run 1:
## MODULE_STATIC_PROCESS
module MODULE_STATIC_PROCESS (
    input clk,
    input rst,
    input [3:0] state_info,
    input [11:0] read_from_aux,
    input [11:0] read_from_ram,
    output reg [11:0] write2aux,
    output reg [11:0] write2ram,
    output reg [9:0] write2aux_addr,
    output reg [9:0] read_from_aux_addr,
    output reg [18:0] write2ram_addr,
    output reg[18:0] read_from_ram_addr,
    output reg ena_write_ram,
    output done
);
reg [18:0] cnt;
reg done_;
assign done=done_;
reg [4:0] cnt_buffer;
reg [11:0] color_buffer;
reg [11:0] buffer;
reg [11:0] color_reduced;
reg [15:0] color_cnt_1;
reg [15:0] color_cnt_2;
reg [15:0] color_cnt_3;
reg [15:0] color_cnt_4;
reg [15:0] color_cnt_5;
reg [15:0] color_cnt_6;
reg [15:0] color_cnt_7;
reg [15:0] color_cnt_8;
reg [15:0] color_cnt_9;
reg [15:0] color_cnt_10;
reg [15:0] color_cnt_11;
reg [15:0] color_cnt_12;
reg [15:0] color_cnt_13;
reg [15:0] color_cnt_14;
reg [15:0] color_cnt_15;
reg [15:0] color_cnt_16;
reg is_read_done;
always @(posedge clk) 
begin
    if(!rst)
    begin
      cnt=0;
      done_=0;
      cnt_buffer=0;
      color_buffer=0;
      buffer=0;
      color_reduced=0;
      color_cnt_1=0;
      color_cnt_2=0;
      color_cnt_3=0;
      color_cnt_4=0;
      color_cnt_5=0;
      color_cnt_6=0;
      color_cnt_7=0;
      color_cnt_8=0;
      color_cnt_9=0;
      color_cnt_10=0;
      color_cnt_11=0;
      color_cnt_12=0;
      color_cnt_13=0;
      color_cnt_14=0;
      color_cnt_15=0;
      color_cnt_16=0;
      is_read_done=0;
      write2aux=0;
      write2ram=0;
      write2aux_addr=0;
      read_from_aux_addr=0;
      write2ram_addr=0;
      read_from_ram_addr=0;
  ...
Size: roughly 370 flip-flops, roughly 110 I/O pins.
==> flow/config.mk <==
export PLATFORM = sky130hd
export DESIGN_NAME = MODULE_STATIC_PROCESS
export DESIGN_NICKNAME = MODULE_STATIC_PROCESS
export VERILOG_FILES = /design/flow/design.v
export SDC_FILE = /design/flow/constraint.sdc
export NUM_CORES = 4
export LEC_CHECK = 0
export ABC_AREA = 1
export CAP_MARGIN = 20
export CELL_PAD_IN_SITES_GLOBAL_PLACEMENT = 0
export CORE_MARGIN = 2
export CORE_UTILIZATION = 67
export CTS_CLUSTER_SIZE = 86
export GPL_TIMING_DRIVEN = 1
export MAX_ROUTING_LAYER = met4
export MIN_ROUTING_LAYER = met1
export SLEW_MARGIN = 20
==> flow/constraint.sdc <==
create_clock -name core_clock -period 25.0 [get_ports {clk}]
set_input_delay 5.0000 -clock core_clock [delete_from_list [all_inputs] [get_ports {clk}]]
set_output_delay 5.0000 -clock core_clock [all_outputs]
set_load 0.01 [all_outputs]
run.sh (not shown) runs the stock make flow with config.mk's settings and CLKGATE_MAP_FILE=.
Run 1 finished every stage; the final checks, however, were not passed, the failures being setup timing.
Input-level comparison between run 2 and run 1:
- setting TNS_END_PERCENT to 5 for the first time
- removing MAX_ROUTING_LAYER (formerly met4)
- changing CORE_UTILIZATION from 67 to 72
- setting PLACE_DENSITY_LB_ADDON to 0.04 for the first time
- changing the clock period (ns, I/O delays scaled along) from 25.0 to 15.9
Results
Run 2 did not run to completion, as it errored out during 5_1_grt.
Run 2 against run 1: number of top-level design ports barely changed, adder-cell share of the synthesized area barely changed.
Cell area reported after detailed placement: run 2 vs run 1 up 4.8%
From run 1 to run 2 the numbers moved as follows: mean post-synth cell area level; initial core utilization now sits higher.
The following lists how run 3 was set up differently from run 2:
- removing CELL_PAD_IN_SITES_GLOBAL_PLACEMENT (formerly 0)
- removing GPL_TIMING_DRIVEN (formerly 1)
- removing MIN_ROUTING_LAYER (formerly met1)
- removing CTS_CLUSTER_SIZE (formerly 86)
- setting PLACE_DENSITY to 0.6 for the first time
- changing CAP_MARGIN from 20 to 0
- removing ABC_AREA (formerly 1)
- removing PLACE_DENSITY_LB_ADDON (formerly 0.04)
- removing TNS_END_PERCENT (formerly 5)
- changing the clock period (ns, I/O delays scaled along) from 15.9 to 12.1
==> results <==
Run 3: DPL-0033 in 4_1_cts -> run aborted
Looking only at average instance area after synthesis, and setting everything else aside, the higher value of run 3 and run 2 goes to run 3.
Taking run 2 as the reference point, the simple-gate area share of the yosys netlist of run 3 falls by 6.8 points.
| area fraction in compound gates after synthesis | lower: run 2 |
Relative to run 2, number of rows in the core area has increased by about 1.2% in run 3.
From run 2 to run 3 the numbers moved as follows: horizontal extent of the die picked up an extra 2.6 um; area of the die saw an increase; starting utilization of the core area held; synthesized area grew by 2.4%.
Run 2 vs run 3, main kind of combinational logic by area: simple AND/OR/NAND/NOR gates vs AND-OR/OR-AND gates

* * *

== job 2673 ==
Starting RTL as in the previous note.
export LEC_CHECK = 0
export ABC_AREA = 0
export CAP_MARGIN = 20
export CORE_MARGIN = 2
export CORE_UTILIZATION = 72
export CTS_CLUSTER_DIAMETER = 178
export CTS_CLUSTER_SIZE = 98
export PLACE_DENSITY = 0.6
export SETUP_SLACK_MARGIN = 4.4
export SLEW_MARGIN = 20
export TNS_END_PERCENT = 5
create_clock -name core_clock -period 15.2 [get_ports {clk}]
Job 2673 failed in 5_1_grt with GRT-0116.
Input changes introduced in job 1973 (baseline for comparison: job 2673):
# job 2673
export LEC_CHECK = 0
export ABC_AREA = 0
export CAP_MARGIN = 20
export CORE_MARGIN = 2
export CORE_UTILIZATION = 72
export CTS_CLUSTER_DIAMETER = 178
export CTS_CLUSTER_SIZE = 98
export PLACE_DENSITY = 0.6
export SETUP_SLACK_MARGIN = 4.4
export SLEW_MARGIN = 20
export TNS_END_PERCENT = 5
create_clock -name core_clock -period 15.2 [get_ports {clk}]
# job 1973
export LEC_CHECK = 0
export CAP_MARGIN = 20
export CORE_MARGIN = 2
export CORE_UTILIZATION = 66
export PLACE_DENSITY = 0.6
export SLEW_MARGIN = 20
create_clock -name core_clock -period 23.5 [get_ports {clk}]
--- outcome ---
- Status for job 1973 and job 2673: no clean run
- Job 1973: flow complete, layout not clean; failing: negative setup slack
- Job 2673: aborted in 5_1_grt (tool error)
- Taking job 2673 as the reference, in job 1973 synthesis-stage register bit count barely changed; total setup buffers inserted after CTS has decreased.
- There was hardly any difference in number of buffers on the longest clock path between job 2673 and job 1973.
- Sort job 1973 and job 2673 by final weighted congestion in routability-driven placement asc -> top: job 1973
- Changes observed in job 1973 relative to job 2673: post-synthesis cell count from yosys neither gained nor lost much; worst-case setup slack after placement picked up an extra 7.07 ns; CTS buffer count picked up an extra 34; count of mapped cells out of synthesis neither gained nor lost much.
Input-level comparison between job 4960 and job 1973:
# job 1973
export LEC_CHECK = 0
export CAP_MARGIN = 20
export CORE_MARGIN = 2
export CORE_UTILIZATION = 66
export PLACE_DENSITY = 0.6
export SLEW_MARGIN = 20
create_clock -name core_clock -period 23.5 [get_ports {clk}]
# job 4960
export LEC_CHECK = 0
export ABC_AREA = 1
export CAP_MARGIN = 20
export CORE_MARGIN = 2
export CORE_UTILIZATION = 72
export PLACE_DENSITY = 0.6
export SLEW_MARGIN = 20
create_clock -name core_clock -period 41.1 [get_ports {clk}]
==> results <==
Job 4960: no failed stages, no open violations at the end
Per the comparison of job 4960 with job 1973, met3 wire length moved down; largest incremental delay on the critical path moved up.
Compared with job 1973, job 4960 shows cell count that has gone up by a few percent.
Job 4960 leaves more setup margin than job 1973.
Inputs modified between job 4960 and job 7879:
# job 4960
export LEC_CHECK = 0
export ABC_AREA = 1
export CAP_MARGIN = 20
export CORE_MARGIN = 2
export CORE_UTILIZATION = 72
export PLACE_DENSITY = 0.6
export SLEW_MARGIN = 20
create_clock -name core_clock -period 41.1 [get_ports {clk}]
# job 7879
export LEC_CHECK = 0
export CAP_MARGIN = 20
export CORE_MARGIN = 2
export CORE_UTILIZATION = 37
export PLACE_DENSITY = 0.6
export SLEW_MARGIN = 20
create_clock -name core_clock -period 28.4 [get_ports {clk}]
--- outcome ---
- Both conditions hold for job 7879: the flow ran to the end and the final layout passed the timing, design-rule and antenna checks.
- Number of inverters outside the clock class in the layout on job 7879 is down relative to job 4960.
- Job 7879 against job 4960: routed wire length on met3 shrank by 22%; via count shrank by 5.6%; leftover overflow at the end of global routing held steady; cell area after placement grew by about 8%.
For job 8020, these inputs were changed with respect to job 7879:
# job 7879
export LEC_CHECK = 0
export CAP_MARGIN = 20
export CORE_MARGIN = 2
export CORE_UTILIZATION = 37
export PLACE_DENSITY = 0.6
export SLEW_MARGIN = 20
create_clock -name core_clock -period 28.4 [get_ports {clk}]
# job 8020
export LEC_CHECK = 0
export CAP_MARGIN = 20
export CORE_MARGIN = 2
export CORE_UTILIZATION = 8
export PLACE_DENSITY = 0.6
export SLEW_MARGIN = 20
create_clock -name core_clock -period 45.6 [get_ports {clk}]
--- outcome ---
The final layouts of job 7879 and job 8020 pass the timing, design-rule and antenna checks.
Job 7879 and job 8020 ended up with nearly the same worst hold slack.
Comparing job 7879 and job 8020, period utilization is higher on job 7879.
Per the comparison of job 8020 with job 7879, headroom to the max-slew limit fell by 2.8 points; final standard cell area without fillers up 10%.
The inputs of job 8786 differ from those of job 8020 as listed below.
# job 8020
export LEC_CHECK = 0
export CAP_MARGIN = 20
export CORE_MARGIN = 2
export CORE_UTILIZATION = 8
export PLACE_DENSITY = 0.6
export SLEW_MARGIN = 20
create_clock -name core_clock -period 45.6 [get_ports {clk}]
# job 8786
export LEC_CHECK = 0
export CAP_MARGIN = 20
export CORE_MARGIN = 2
export CORE_UTILIZATION = 65
export CTS_CLUSTER_DIAMETER = 238
export MAX_ROUTING_LAYER = met4
export PLACE_DENSITY = 0.6
export SLEW_MARGIN = 20
create_clock -name core_clock -period 24.7 [get_ports {clk}]
### Flow results
Compared with job 8020, job 8786 ends up with a smaller final cell area. Beginning of the critical path: read_from_ram[9] -> job 8786, read_from_ram[10] -> job 8020. What the final checks of job 8786 revealed, after a flow that finished every stage, was a layout that fails on negative setup slack. Number of hold-repair buffers added at the cts stage delta (job 8786 -> job 8020): insignificant. Job 8786 leaves less setup margin than job 8020. Changes observed in job 8786 relative to job 8020: basic-gate share of the synthesized area counting and, or, nand and nor cells has remained practically unchanged; area growth from synthesis to layout has decreased. Between job 8020 and job 8786, number of antenna violations at the first check in global routing is higher for job 8020, job 8786 comes in under that.
